## flow/config.mk

```make
export PLATFORM = sky130hd
export DESIGN_NAME = Cordic_Machine
export DESIGN_NICKNAME = Cordic_Machine
export VERILOG_FILES = /design/flow/design.v
export SDC_FILE = /design/flow/constraint.sdc
export NUM_CORES = 4
export LEC_CHECK = 0
export CAP_MARGIN = 20
export CORE_MARGIN = 2
export CORE_UTILIZATION = 40
export SETUP_SLACK_MARGIN = 1.51
export SLEW_MARGIN = 20
```

## flow/constraint.sdc

```tcl
create_clock -name core_clock -period 5.86 [get_ports {clock_pulse}]
set_input_delay 1.1720 -clock core_clock [delete_from_list [all_inputs] [get_ports {clock_pulse}]]
set_output_delay 1.1720 -clock core_clock [all_outputs]
set_load 0.01 [all_outputs]
```

## flow/design.v

```verilog
`timescale 1ns / 1ps
module Cordic_Machine(clock_pulse, reset, x_input, y_input, z_input, x_output, y_output, z_output, flag);
	input clock_pulse;
	input reset;  
	parameter fractional_bit = 22;
	parameter iteration_number = 22;
	input signed [fractional_bit+2:0] x_input;
	input signed [fractional_bit+2:0] y_input;
	input signed [fractional_bit+2:0] z_input;
	output signed [fractional_bit+2:0] x_output;
	output signed [fractional_bit+2:0] y_output;
	output signed [fractional_bit+2:0] z_output;
	output flag;  
	reg signed [fractional_bit+2:0] x_temp_result;
	reg signed [fractional_bit+2:0] y_temp_result;
	reg signed [fractional_bit+2:0] z_temp_result;
	reg [5:0] counter;  
	wire signed [fractional_bit+2:0] LUT_Atan [0:iteration_number];
	assign LUT_Atan[00] = 25'b000_0010000000000000000000;    
	assign LUT_Atan[01] = 25'b000_0001001011100100000000;   
	assign LUT_Atan[02] = 25'b000_0000100111111011001110;  
	assign LUT_Atan[03] = 25'b000_0000010100010001000100;
	assign LUT_Atan[04] = 25'b000_0000001010001011000011;
	assign LUT_Atan[05] = 25'b000_0000000101000101110101;
	assign LUT_Atan[06] = 25'b000_0000000010100010111101;
	assign LUT_Atan[07] = 25'b000_0000000001010001011111;
	assign LUT_Atan[08] = 25'b000_0000000000101000101111;
	assign LUT_Atan[09] = 25'b000_0000000000010100010111;
	assign LUT_Atan[10] = 25'b000_0000000000001010001011;
	assign LUT_Atan[11] = 25'b000_0000000000000101000101;
	assign LUT_Atan[12] = 25'b000_0000000000000010100010;
	assign LUT_Atan[13] = 25'b000_0000000000000001010001;
	assign LUT_Atan[14] = 25'b000_0000000000000000101000;
	assign LUT_Atan[15] = 25'b000_0000000000000000010100;
	assign LUT_Atan[16] = 25'b000_0000000000000000001010;
	assign LUT_Atan[17] = 25'b000_0000000000000000000101;
	assign LUT_Atan[18] = 25'b000_0000000000000000000010;
	assign LUT_Atan[19] = 25'b000_0000000000000000000001;
	assign LUT_Atan[20] = 25'b000_0000000000000000000000;
	assign LUT_Atan[21] = 25'b000_0000000000000000000000;
	assign LUT_Atan[22] = 25'b000_0000000000000000000000;
	always @(posedge clock_pulse) 
		begin
			if (reset)
				begin
					counter <= 0;
				end
			else if (counter == 0) 
				begin
					x_temp_result <= x_input;
					y_temp_result <= y_input;
					z_temp_result <= z_input;
					counter <= counter +1;
				end
			else 
				begin
					x_temp_result <= z_temp_result[fractional_bit+2] ? x_temp_result + (y_temp_result >>> (counter-1))
																					 : x_temp_result - (y_temp_result >>> (counter-1));
					y_temp_result <= z_temp_result[fractional_bit+2] ? y_temp_result - (x_temp_result >>> (counter-1))
																					 : y_temp_result + (x_temp_result >>> (counter-1));
					z_temp_result <= z_temp_result[fractional_bit+2] ? z_temp_result + LUT_Atan[counter-1]
																					 : z_temp_result - LUT_Atan[counter-1];
					counter <= (counter + 1) % (iteration_number);
				end
		end
	assign flag  = (counter == iteration_number-1) ? 1: 0;
	assign x_output = x_temp_result;
	assign y_output = y_temp_result;
	assign z_output = z_temp_result;
endmodule
```

## flow/run.sh

```bash
#!/bin/bash
# the make line also repeats each setting of config.mk as NAME=value (left out here)
make -C /OpenROAD-flow-scripts/flow DESIGN_CONFIG=/design/flow/config.mk WORK_HOME=/design/flow/orfs CLKGATE_MAP_FILE= finish
```

==> qor.txt, run 1 <==
status -> timing/DRC/antenna clean
Flop pwr share -> 10.5%
Yosys top cell by area -> edfxtp_1
Post-synth regs -> 81
largest net degree at the start of global routing -> 51
RR Startpoint -> counter[0]
asr flop ratio synth -> 0%
Net Sw Frac -> 47.8%
Critical Path Start -> counter[0]
Simple-Gate Area Share -> 18.4%
Sequential Power -> 1.51 mW
# Cells Yosys -> 1,507
Pwr per Cell Area -> 806 mW/mm²
slowest stage cell, crit path -> dfxtp_4
met3 global-route usage -> 6.02%
crit end category -> flop
Buf/Inv on CP -> 3
number of global-route vias before repair -> 13,200
Reg area -> 0.00238 mm²
Final TNS setup -> 0 ns
WP depth -> 25
Largest Pwr Group -> combinational cells
Psw -> 6.87 mW
Starting DRT DRC Count -> 1,040
DRT antenna net count -> 0
critical-path maximum fanout -> 7
Hold Path End -> z_temp_result[0]
first drt pass iteration count -> 8
first-pass GRT wire length -> 79.4 mm
worst hold margin -> 0.726 ns
# rows -> 64
GRT Total Usage -> 31.7%
RSZ-0062 raised after global routing -> yes
Core Box Area -> 0.0306 mm²
Setup Crit Path Kind -> reg2reg
Avg Vias per Cell -> 6.03
Worst setup endpoint -> x_temp_result[24]
final worst slack -> 0.241 ns
WL/cell -> 23.6 µm
Unique masters post-synth -> 112
H-Tree Depth -> 3
Routed WL -> 53.3 mm
count of library flops with an enable pin -> 75
crit-path leading delay family -> AND-OR/OR-AND gates
min Tclk post-route -> 5.62 ns
Worst EP required -> 5.99 ns
sequential area share after synthesis -> 19.1%
Most Used Layer, Global Route -> met2
r2r endpoint -> x_temp_result[24]
max incr delay on CP -> 0.37 ns
placed cells -> 2,148
Synth Area in Adders -> 9.02%
GRT overflow -> 0
Synth top cell by count -> nand2_1
Worst setup SP type -> flop
Logic power comb -> 12.2 mW
clk slew on worst S/H paths -> 0.07 ns
via count -> 13,600
Yosys Chip Area -> 0.0124 mm²
met1 GRT Util -> 43.3%
Tool Warnings -> 34
Synth Flop Type -> edfxtp_1
Layout area overhead -> 43.5%
initial antenna violation count -> 1
Die Size -> 0.0325 mm²
CP arrival -> 5.75 ns
P_clk -> 0.676 mW
Post-Place Worst Slack -> 0.00109 ns
Ant. Diodes -> 0
Tcrit/Tclk final -> 95.9%
Peak supply drop -> 0.525 mV
max-cap viol count -> 0
CTS Sinks -> 81
Top logic family -> AND-OR/OR-AND gates
Min-Delay Path Depth -> 3
Dominant cell area share -> 18.1%
Filler Cells Inserted -> 2,787
die extent in x -> 180 µm
clk_skew -> 0.0104 ns
GRT met2 Usage -> 49.5%
Worst-Margin Slew -> 1.01 ns
depth of the most critical reg-to-reg path -> 25
top cells by area -> edfxtp_1 18%, ha_1 8.5%, mux4_2 7.4%
Root Driver -> clkbuf_16
Net Count, Synth -> 1,671
Hold Vio Cnt, Final -> 0
Final HPWL DP -> 40.2 mm
Pleak -> 7.25 nW
Mapped Area -> 0.0124 mm²
Relative slew margins -> 33.0%
post-layout util -> 58.3%
hold_buf cts -> 0
Finished Layout Cells -> 2,260
remaining routing DRC violations -> 0
clk latency late pin -> 0.39 ns
Gate Area -> 0.0105 mm²
routability cong. -> 0.996
Num CTS Buffers -> 9
Synth Instances -> 1,507
hold path start -> z_temp_result[0]
Top Ports -> 153
final setup violation count -> 0
starting density of the core -> 40.6%
reg2reg setup slack -> 0.24 ns
Buffers on Ports -> 152
Comb pwr share -> 84.8%
Synth Warn # -> 1
CTS tree -> yes
Slew Limit Fails -> 0
XORs/XNORs by Area -> 10.2%
hold crit path type -> reg2reg
NumNets Final -> 2,023
Complex Gates by Area -> 26.1%
Clk pwr share -> 4.7%
Max Buffers Root-to-Sink -> 2
cell-internal power -> 7.51 mW
Post-synth top cells -> 173 x nand2_1, 155 x a21oi_1, 132 x nor2_1, 94 x o21ai_0, 84 x ha_1
Synth Area per Inst -> 8.25 µm²
Achievable Freq -> 178 MHz
Synth mux share -> 11.8%
die height -> 180 µm
## routing by layer
metal | vias to the layer above | wire length, µm
met5 | - | 20
met4 | 2 | 1750
met3 | 89 | 3530
li1 | 6359 | -
met1 | 6645 | 23900
met2 | 522 | 24100
## timing repair
| action | in CTS | in global routing |
|---|---|---|
| cloned | 1 | 1 |
| buffers inserted | 62 | 32 |
| endpoints found under the setup margin | 62 | 66 |
| resized | 126 | 78 |
| pin swaps | 111 | 96 |
## stage by stage
stage,total power [mW],area (µm²)
6_report,14.4,17800
5_1_grt,15.4,17800
4_1_cts,13.4,17200
3_5_place_dp,11.4,15800
3_3_place_gp,11.4,15800
2_1_floorplan,8.04,12900
## layout make-up
class,instances,area share (%)
clock inverters,7,0.568
flip-flops and latches,81,13.3
well taps,396,2.78
clock buffers,9,1.26
inverters,43,0.933
multi-input cells,1293,59.1
repair buffers,431,22.0
==> run 2, diff against run 1 <==
ABC_AREA = 0   (was not set)
CELL_PAD_IN_SITES_GLOBAL_PLACEMENT = 3   (was not set)
CORE_UTILIZATION = 58   (was 40)
CTS_CLUSTER_DIAMETER = 289   (was not set)
CTS_CLUSTER_SIZE = 88   (was not set)
GPL_ROUTABILITY_DRIVEN = 1   (was not set)
GPL_TIMING_DRIVEN = 0   (was not set)
PLACE_DENSITY = 0.68   (was not set)
SETUP_SLACK_MARGIN = 2.7   (was 1.51)
SLEW_MARGIN = 5   (was 20)
clock period = 10.1 ns   (was 5.86 ns; I/O delays follow)
==> qor.txt, run 2 <==
status -> aborted with a tool error
Stop stage -> global placement without I/O (3_1_place_gp_skip_io)
Run Error -> [ERROR GPL-0301] Utilization 125.543 % exceeds 100%.
top cells by area -> edfxtp_1 18%, ha_1 8.5%, mux4_2 7.4%
Core Box Area -> 0.0210 mm² (-31%)
Post-synth regs -> 81 (unchanged)
die height -> 150 µm (-17%)
starting density of the core -> 59.1% (+18 points)
Synth Area per Inst -> 8.25 µm² (unchanged)
Die Size -> 0.0226 mm² (-30%)
Synth Flop Type -> edfxtp_1
Mapped Area -> 0.0124 mm² (unchanged)
sequential area share after synthesis -> 19.1% (unchanged)
die extent in x -> 150 µm (-17%)
Synth Instances -> 1,507 (unchanged)
Simple-Gate Area Share -> 18.4% (unchanged)
count of library flops with an enable pin -> 75 (unchanged)
# Cells Yosys -> 1,507 (unchanged)
Synth Area in Adders -> 9.02% (unchanged)
Yosys top cell by area -> edfxtp_1
Unique masters post-synth -> 112 (unchanged)
Synth top cell by count -> nand2_1
Net Count, Synth -> 1,671 (unchanged)
Top logic family -> AND-OR/OR-AND gates
asr flop ratio synth -> 0% (unchanged)
Complex Gates by Area -> 26.1% (unchanged)
# rows -> 53 (-17%)
Synth mux share -> 11.8% (unchanged)
Post-synth top cells -> 173 x nand2_1, 155 x a21oi_1, 132 x nor2_1, 94 x o21ai_0, 84 x ha_1
Yosys Chip Area -> 0.0124 mm² (unchanged)
XORs/XNORs by Area -> 10.2% (unchanged)
Synth Warn # -> 1 (unchanged)
Dominant cell area share -> 18.1% (unchanged)
==> run 3, diff against run 2 <==
ABC_AREA = not set   (was 0)
CAP_MARGIN = 25   (was 20)
CELL_PAD_IN_SITES_DETAIL_PLACEMENT = 1   (was not set)
CELL_PAD_IN_SITES_GLOBAL_PLACEMENT = 1   (was 3)
CORE_ASPECT_RATIO = 0.63   (was not set)
CORE_MARGIN = 5   (was 2)
CORE_UTILIZATION = 52   (was 58)
CTS_CLUSTER_DIAMETER = not set   (was 289)
CTS_CLUSTER_SIZE = not set   (was 88)
GPL_ROUTABILITY_DRIVEN = 0   (was 1)
GPL_TIMING_DRIVEN = not set   (was 0)
PLACE_DENSITY = not set   (was 0.68)
PLACE_DENSITY_LB_ADDON = 0.29   (was not set)
SETUP_SLACK_MARGIN = 0.47   (was 2.7)
SLEW_MARGIN = 20   (was 5)
clock period = 6.0 ns   (was 10.1 ns; I/O delays follow)
==> qor.txt, run 3 <==
Synth Warn # -> 1 (unchanged)
Yosys Chip Area -> 0.0124 mm² (unchanged)
Run Error -> [ERROR DPL-0033] detailed placement checks failed during check placement.
top cells by area -> edfxtp_1 18%, ha_1 8.5%, mux4_2 7.4%
Unique masters post-synth -> 112 (unchanged)
Die Size -> 0.0272 mm² (+20%)
Stop stage -> clock tree synthesis (4_1_cts)
Top logic family -> AND-OR/OR-AND gates
Complex Gates by Area -> 26.1% (unchanged)
Dominant cell area share -> 18.1% (unchanged)
asr flop ratio synth -> 0% (unchanged)
Post-synth top cells -> 173 x nand2_1, 155 x a21oi_1, 132 x nor2_1, 94 x o21ai_0, 84 x ha_1
sequential area share after synthesis -> 19.1% (unchanged)
Yosys top cell by area -> edfxtp_1
# Cells Yosys -> 1,507 (unchanged)
Synth Area per Inst -> 8.25 µm² (unchanged)
XORs/XNORs by Area -> 10.2% (unchanged)
Simple-Gate Area Share -> 18.4% (unchanged)
Synth Instances -> 1,507 (unchanged)
Synth mux share -> 11.8% (unchanged)
Net Count, Synth -> 1,671 (unchanged)
status -> aborted with a tool error
die extent in x -> 205 µm (+36%)
count of library flops with an enable pin -> 75 (unchanged)
die height -> 133 µm (-12%)
placed cells -> 1,983
Final HPWL DP -> 41.7 mm
Synth top cell by count -> nand2_1
Buffers on Ports -> 152
Post-synth regs -> 81 (unchanged)
area post-placement -> 0.0149 mm²
starting density of the core -> 53.4% (-5.8 points)
Synth Area in Adders -> 9.02% (unchanged)
Top Ports -> 153
Mapped Area -> 0.0124 mm² (unchanged)
Core Box Area -> 0.0233 mm² (+11%)
# rows -> 44 (-17%)
Synth Flop Type -> edfxtp_1
==> run 3: stage by stage <==
step	TNS (ns)	setup WS (ns)	hold slack, ns	utilization [%]
2_1_floorplan	-0.0749	-0.0749	0.710	-
3_3_place_gp	0	0.113	0.667	63.9
3_5_place_dp	-2.05	-0.317	0.691	63.9
==> run 4, diff against run 3 <==
CAP_MARGIN = 20   (was 25)
CELL_PAD_IN_SITES_DETAIL_PLACEMENT = not set   (was 1)
CELL_PAD_IN_SITES_GLOBAL_PLACEMENT = not set   (was 1)
CORE_ASPECT_RATIO = not set   (was 0.63)
CORE_MARGIN = 2   (was 5)
CORE_UTILIZATION = 65   (was 52)
CTS_CLUSTER_SIZE = 61   (was not set)
GPL_ROUTABILITY_DRIVEN = not set   (was 0)
HOLD_SLACK_MARGIN = -0.1   (was not set)
PLACE_DENSITY_LB_ADDON = not set   (was 0.29)
SETUP_SLACK_MARGIN = not set   (was 0.47)
TNS_END_PERCENT = 5   (was not set)
clock period = 5.33 ns   (was 6.0 ns; I/O delays follow)
==> qor.txt, run 4 <==
status -> aborted with a tool error
Complex Gates by Area -> 26.1% (unchanged)
Net Count, Synth -> 1,671 (unchanged)
Synth Area in Adders -> 9.02% (unchanged)
Run Error -> [ERROR GRT-0232] Routing congestion too high. Check the congestion heatmap in the GUI.
Num CTS Buffers -> 9
Core Box Area -> 0.0187 mm² (-20%)
Synth mux share -> 11.8% (unchanged)
Max Buffers Root-to-Sink -> 2
asr flop ratio synth -> 0% (unchanged)
Synth Instances -> 1,507 (unchanged)
top cells by area -> edfxtp_1 18%, ha_1 8.5%, mux4_2 7.4%
Synth Area per Inst -> 8.25 µm² (unchanged)
# rows -> 50 (+14%)
Synth Warn # -> 1 (unchanged)
die extent in x -> 142 µm (-31%)
Yosys Chip Area -> 0.0124 mm² (unchanged)
Unique masters post-synth -> 112 (unchanged)
Die Size -> 0.0202 mm² (-26%)
GRT Total Usage -> 80.3%
Post-synth regs -> 81 (unchanged)
Synth top cell by count -> nand2_1
Synth Flop Type -> edfxtp_1
routability cong. -> 1.28
GRT overflow -> 249
count of library flops with an enable pin -> 75 (unchanged)
Final HPWL DP -> 37.5 mm (-10%)
H-Tree Depth -> 3
# Cells Yosys -> 1,507 (unchanged)
Stop stage -> global routing (5_1_grt)
sequential area share after synthesis -> 19.1% (unchanged)
Top Ports -> 153 (unchanged)
Top logic family -> AND-OR/OR-AND gates
die height -> 142 µm (+7.2%)
area post-placement -> 0.0167 mm² (+12%)
hold_buf cts -> 0
Dominant cell area share -> 18.1% (unchanged)
starting density of the core -> 66.5% (+13 points)
Yosys top cell by area -> edfxtp_1
Post-synth top cells -> 173 x nand2_1, 155 x a21oi_1, 132 x nor2_1, 94 x o21ai_0, 84 x ha_1
CTS Sinks -> 81
XORs/XNORs by Area -> 10.2% (unchanged)
Root Driver -> clkbuf_16
Mapped Area -> 0.0124 mm² (unchanged)
Simple-Gate Area Share -> 18.4% (unchanged)
Buffers on Ports -> 152 (unchanged)
==> run 4: per-layer routing <==
metal,global-route usage (%),overflow
met1,79.0,6
met2,96.6,124
met3,64.7,19
met4,81.9,99
met5,41.9,1
==> run 4: what timing repair did <==
action / CTS
setup endpoints to repair: 31
setup buffers: 11
pin swaps: 28
resized: 62
==> run 4: per-stage QoR <==
stage	TNS, ns	utilization [%]	instances	setup WS [ns]
floorplan	-14.57	-	1507	-0.745
detailed placement	-7.97	89.4	2165	-0.585
CTS	-1.47	93.0	2192	-0.249
global placement	-2.48	89.4	2165	-0.310
==> run 5, diff against run 4 <==
CORE_UTILIZATION = 72   (was 65)
CTS_CLUSTER_SIZE = not set   (was 61)
HOLD_SLACK_MARGIN = not set   (was -0.1)
PLACE_DENSITY_LB_ADDON = 0.25   (was not set)
SETUP_SLACK_MARGIN = 0.78   (was not set)
TNS_END_PERCENT = not set   (was 5)
clock period = 4.98 ns   (was 5.33 ns; I/O delays follow)
==> qor.txt, run 5 <==
Synth Warn # -> 1 (unchanged)
Unique masters post-synth -> 112 (unchanged)
Top logic family -> AND-OR/OR-AND gates
Net Count, Synth -> 1,671 (unchanged)
Die Size -> 0.0183 mm² (-9.5%)
Yosys Chip Area -> 0.0124 mm² (unchanged)
Synth Area in Adders -> 9.02% (unchanged)
Dominant cell area share -> 18.1% (unchanged)
XORs/XNORs by Area -> 10.2% (unchanged)
Synth Flop Type -> edfxtp_1
Synth top cell by count -> nand2_1
Yosys top cell by area -> edfxtp_1
asr flop ratio synth -> 0% (unchanged)
Top Ports -> 153 (unchanged)
Complex Gates by Area -> 26.1% (unchanged)
die height -> 135 µm (-4.8%)
Core Box Area -> 0.0171 mm² (-8.5%)
starting density of the core -> 72.6% (+6.2 points)
top cells by area -> edfxtp_1 18%, ha_1 8.5%, mux4_2 7.4%
sequential area share after synthesis -> 19.1% (unchanged)
Synth Instances -> 1,507 (unchanged)
Simple-Gate Area Share -> 18.4% (unchanged)
Stop stage -> detailed placement (3_5_place_dp)
# Cells Yosys -> 1,507 (unchanged)
routability cong. -> 1.35 (+5.0%)
Buffers on Ports -> 152 (unchanged)
Post-synth regs -> 81 (unchanged)
Synth mux share -> 11.8% (unchanged)
count of library flops with an enable pin -> 75 (unchanged)
Post-synth top cells -> 173 x nand2_1, 155 x a21oi_1, 132 x nor2_1, 94 x o21ai_0, 84 x ha_1
# rows -> 48 (-4.0%)
Synth Area per Inst -> 8.25 µm² (unchanged)
Mapped Area -> 0.0124 mm² (unchanged)
die extent in x -> 135 µm (-4.8%)
Run Error -> [ERROR DPL-0038] Utilization greater than 100%, impossible to legalize
status -> aborted with a tool error
==> run 6, diff against run 5 <==
CORE_UTILIZATION = 58   (was 72)
PLACE_DENSITY_LB_ADDON = not set   (was 0.25)
clock period = 3.18 ns   (was 4.98 ns; I/O delays follow)
==> qor.txt, run 6 <==
Core Box Area -> 0.0210 mm² (+23%)
Synth top cell by count -> nand2_1
H-Tree Depth -> 3
Top logic family -> AND-OR/OR-AND gates
Post-synth top cells -> 173 x nand2_1, 155 x a21oi_1, 132 x nor2_1, 94 x o21ai_0, 84 x ha_1
# rows -> 53 (+10%)
Post-synth regs -> 81 (unchanged)
Synth Instances -> 1,507 (unchanged)
Num CTS Buffers -> 9
Run Error -> [ERROR GRT-0116] Global routing finished with congestion. Check the congestion regions in the DRC Viewer.
top cells by area -> edfxtp_1 18%, ha_1 8.5%, mux4_2 7.4%
Simple-Gate Area Share -> 18.4% (unchanged)
Synth Warn # -> 1 (unchanged)
Synth mux share -> 11.8% (unchanged)
die height -> 150 µm (+11%)
Yosys top cell by area -> edfxtp_1
Mapped Area -> 0.0124 mm² (unchanged)
Max Buffers Root-to-Sink -> 2
starting density of the core -> 59.1% (-13 points)
Synth Area per Inst -> 8.25 µm² (unchanged)
routability cong. -> 1.29 (-4.1%)
asr flop ratio synth -> 0% (unchanged)
XORs/XNORs by Area -> 10.2% (unchanged)
GRT Total Usage -> 70.1%
area post-placement -> 0.0184 mm²
GRT overflow -> 15
status -> aborted with a tool error
Top Ports -> 153 (unchanged)
die extent in x -> 150 µm (+11%)
Die Size -> 0.0226 mm² (+23%)
Root Driver -> clkbuf_16
Buffers on Ports -> 152 (unchanged)
Yosys Chip Area -> 0.0124 mm² (unchanged)
Unique masters post-synth -> 112 (unchanged)
Synth Area in Adders -> 9.02% (unchanged)
Synth Flop Type -> edfxtp_1
CTS Sinks -> 81
Stop stage -> global routing (5_1_grt)
Complex Gates by Area -> 26.1% (unchanged)
hold_buf cts -> 0
placed cells -> 2,386
Dominant cell area share -> 18.1% (unchanged)
count of library flops with an enable pin -> 75 (unchanged)
Post-Place Worst Slack -> -2.49 ns
Net Count, Synth -> 1,671 (unchanged)
sequential area share after synthesis -> 19.1% (unchanged)
Final HPWL DP -> 39.6 mm
# Cells Yosys -> 1,507 (unchanged)
[run 6: repair_timing]
action,4_1_cts
pin swaps,95
hold endpoints to repair,0
endpoints found under the setup margin,82
resized,172
cloned,1
setup buffers,69
[run 6: layer usage]
layer,global-route usage (%),GRT overflow
met1,71.6,0
met2,90.5,7
met4,66.5,8
met3,49.6,0
met5,20.9,0
==> run 7, diff against run 6 <==
ABC_AREA = 1   (was not set)
CORE_UTILIZATION = 69   (was 58)
PLACE_DENSITY = 0.39   (was not set)
SETUP_SLACK_MARGIN = not set   (was 0.78)
TNS_END_PERCENT = 5   (was not set)
clock period = 3.5 ns   (was 3.18 ns; I/O delays follow)
==> qor.txt, run 7 <==
status -> aborted with a tool error
Stop stage -> detailed placement (3_5_place_dp)
Run Error -> [ERROR DPL-0038] Utilization greater than 100%, impossible to legalize
asr flop ratio synth -> 0% (unchanged)
Mapped Area -> 0.0126 mm² (+0.96%)
Complex Gates by Area -> 12.6% (-14 points)
die height -> 139 µm (-7.7%)
Unique masters post-synth -> 54 (-52%)
count of library flops with an enable pin -> 75 (unchanged)
sequential area share after synthesis -> 18.9% (-0.18 points)
Yosys top cell by area -> nand2_1
Synth top cell by count -> nand2_1
Synth Area in Adders -> 8.85% (-0.17 points)
starting density of the core -> 70.1% (+11 points)
Synth mux share -> 0% (-12 points)
# rows -> 49 (-7.5%)
Synth Area per Inst -> 5.98 µm² (-28%)
Post-synth top cells -> 683 x nand2_1, 323 x nand3_1, 192 x inv_1, 141 x nor2_1, 116 x o21ai_0
Buffers on Ports -> 152 (unchanged)
Post-synth regs -> 81 (unchanged)
top cells by area -> nand2_1 20%, edfxtp_1 18%, nand3_1 13%
Top Ports -> 153 (unchanged)
Top logic family -> simple AND/OR/NAND/NOR gates
Synth Instances -> 2,099 (+39%)
Core Box Area -> 0.0179 mm² (-15%)
Dominant cell area share -> 20.4% (+2.3 points)
Die Size -> 0.0193 mm² (-15%)
Yosys Chip Area -> 0.0126 mm² (+0.96%)
Net Count, Synth -> 2,263 (+35%)
Simple-Gate Area Share -> 43.6% (+25 points)
routability cong. -> 1.11 (-14%)
die extent in x -> 139 µm (-7.7%)
# Cells Yosys -> 2,099 (+39%)
XORs/XNORs by Area -> 7.06% (-3.2 points)
Synth Flop Type -> edfxtp_1
Synth Warn # -> 1 (unchanged)
## run 7: stage by stage
step,cells,TNS (ns)
floorplan,2099,-56.00
global placement,2930,-51.97
==> run 8, diff against run 7 <==
ABC_AREA = not set   (was 1)
CELL_PAD_IN_SITES_DETAIL_PLACEMENT = 1   (was not set)
CELL_PAD_IN_SITES_GLOBAL_PLACEMENT = 1   (was not set)
CORE_ASPECT_RATIO = 1.5   (was not set)
CORE_UTILIZATION = 58   (was 69)
GPL_ROUTABILITY_DRIVEN = 1   (was not set)
GPL_TIMING_DRIVEN = 0   (was not set)
MIN_ROUTING_LAYER = met2   (was not set)
PLACE_DENSITY = not set   (was 0.39)
SETUP_SLACK_MARGIN = 0.77   (was not set)
SLEW_MARGIN = 30   (was 20)
TNS_END_PERCENT = 65   (was 5)
clock period = 6.0 ns   (was 3.5 ns; I/O delays follow)
==> qor.txt, run 8 <==
# Cells Yosys -> 1,507 (-28%)
Synth mux share -> 11.8% (+12 points)
routability cong. -> 1.62 (+47%)
Synth top cell by count -> nand2_1
Synth Area in Adders -> 9.02% (+0.17 points)
Final HPWL DP -> 50.4 mm
# rows -> 65 (+33%)
area post-placement -> 0.0147 mm²
sequential area share after synthesis -> 19.1% (+0.18 points)
count of library flops with an enable pin -> 75 (unchanged)
status -> aborted with a tool error
Post-synth regs -> 81 (unchanged)
Top Ports -> 153 (unchanged)
die height -> 183 µm (+32%)
starting density of the core -> 59.0% (-11 points)
Die Size -> 0.0226 mm² (+17%)
Buffers on Ports -> 152 (unchanged)
top cells by area -> edfxtp_1 18%, ha_1 8.5%, mux4_2 7.4%
Complex Gates by Area -> 26.1% (+14 points)
Post-synth top cells -> 173 x nand2_1, 155 x a21oi_1, 132 x nor2_1, 94 x o21ai_0, 84 x ha_1
die extent in x -> 124 µm (-11%)
Net Count, Synth -> 1,671 (-26%)
Mapped Area -> 0.0124 mm² (-0.95%)
Synth Instances -> 1,507 (-28%)
Stop stage -> clock tree synthesis (4_1_cts)
placed cells -> 1,928
Run Error -> [ERROR DPL-0033] detailed placement checks failed during check placement.
Top logic family -> AND-OR/OR-AND gates
Yosys Chip Area -> 0.0124 mm² (-0.95%)
Core Box Area -> 0.0211 mm² (+18%)
asr flop ratio synth -> 0% (unchanged)
Dominant cell area share -> 18.1% (-2.3 points)
Simple-Gate Area Share -> 18.4% (-25 points)
Synth Flop Type -> edfxtp_1
Unique masters post-synth -> 112 (+110%)
Synth Area per Inst -> 8.25 µm² (+38%)
Synth Warn # -> 1 (unchanged)
XORs/XNORs by Area -> 10.2% (+3.2 points)
Yosys top cell by area -> edfxtp_1
-- run 8: per-stage QoR --
step                worst slack [ns]  power [mW]  util, %  hold WS, ns  TNS [ns]
floorplan                    -0.0741        7.74        -        0.710   -0.0741
global placement               -1.40        9.97     69.7        0.693    -29.84
detailed placement             -1.98        10.9     69.9        0.706    -56.73
Power figures rest on the tool's default switching activity, not on a simulated workload.
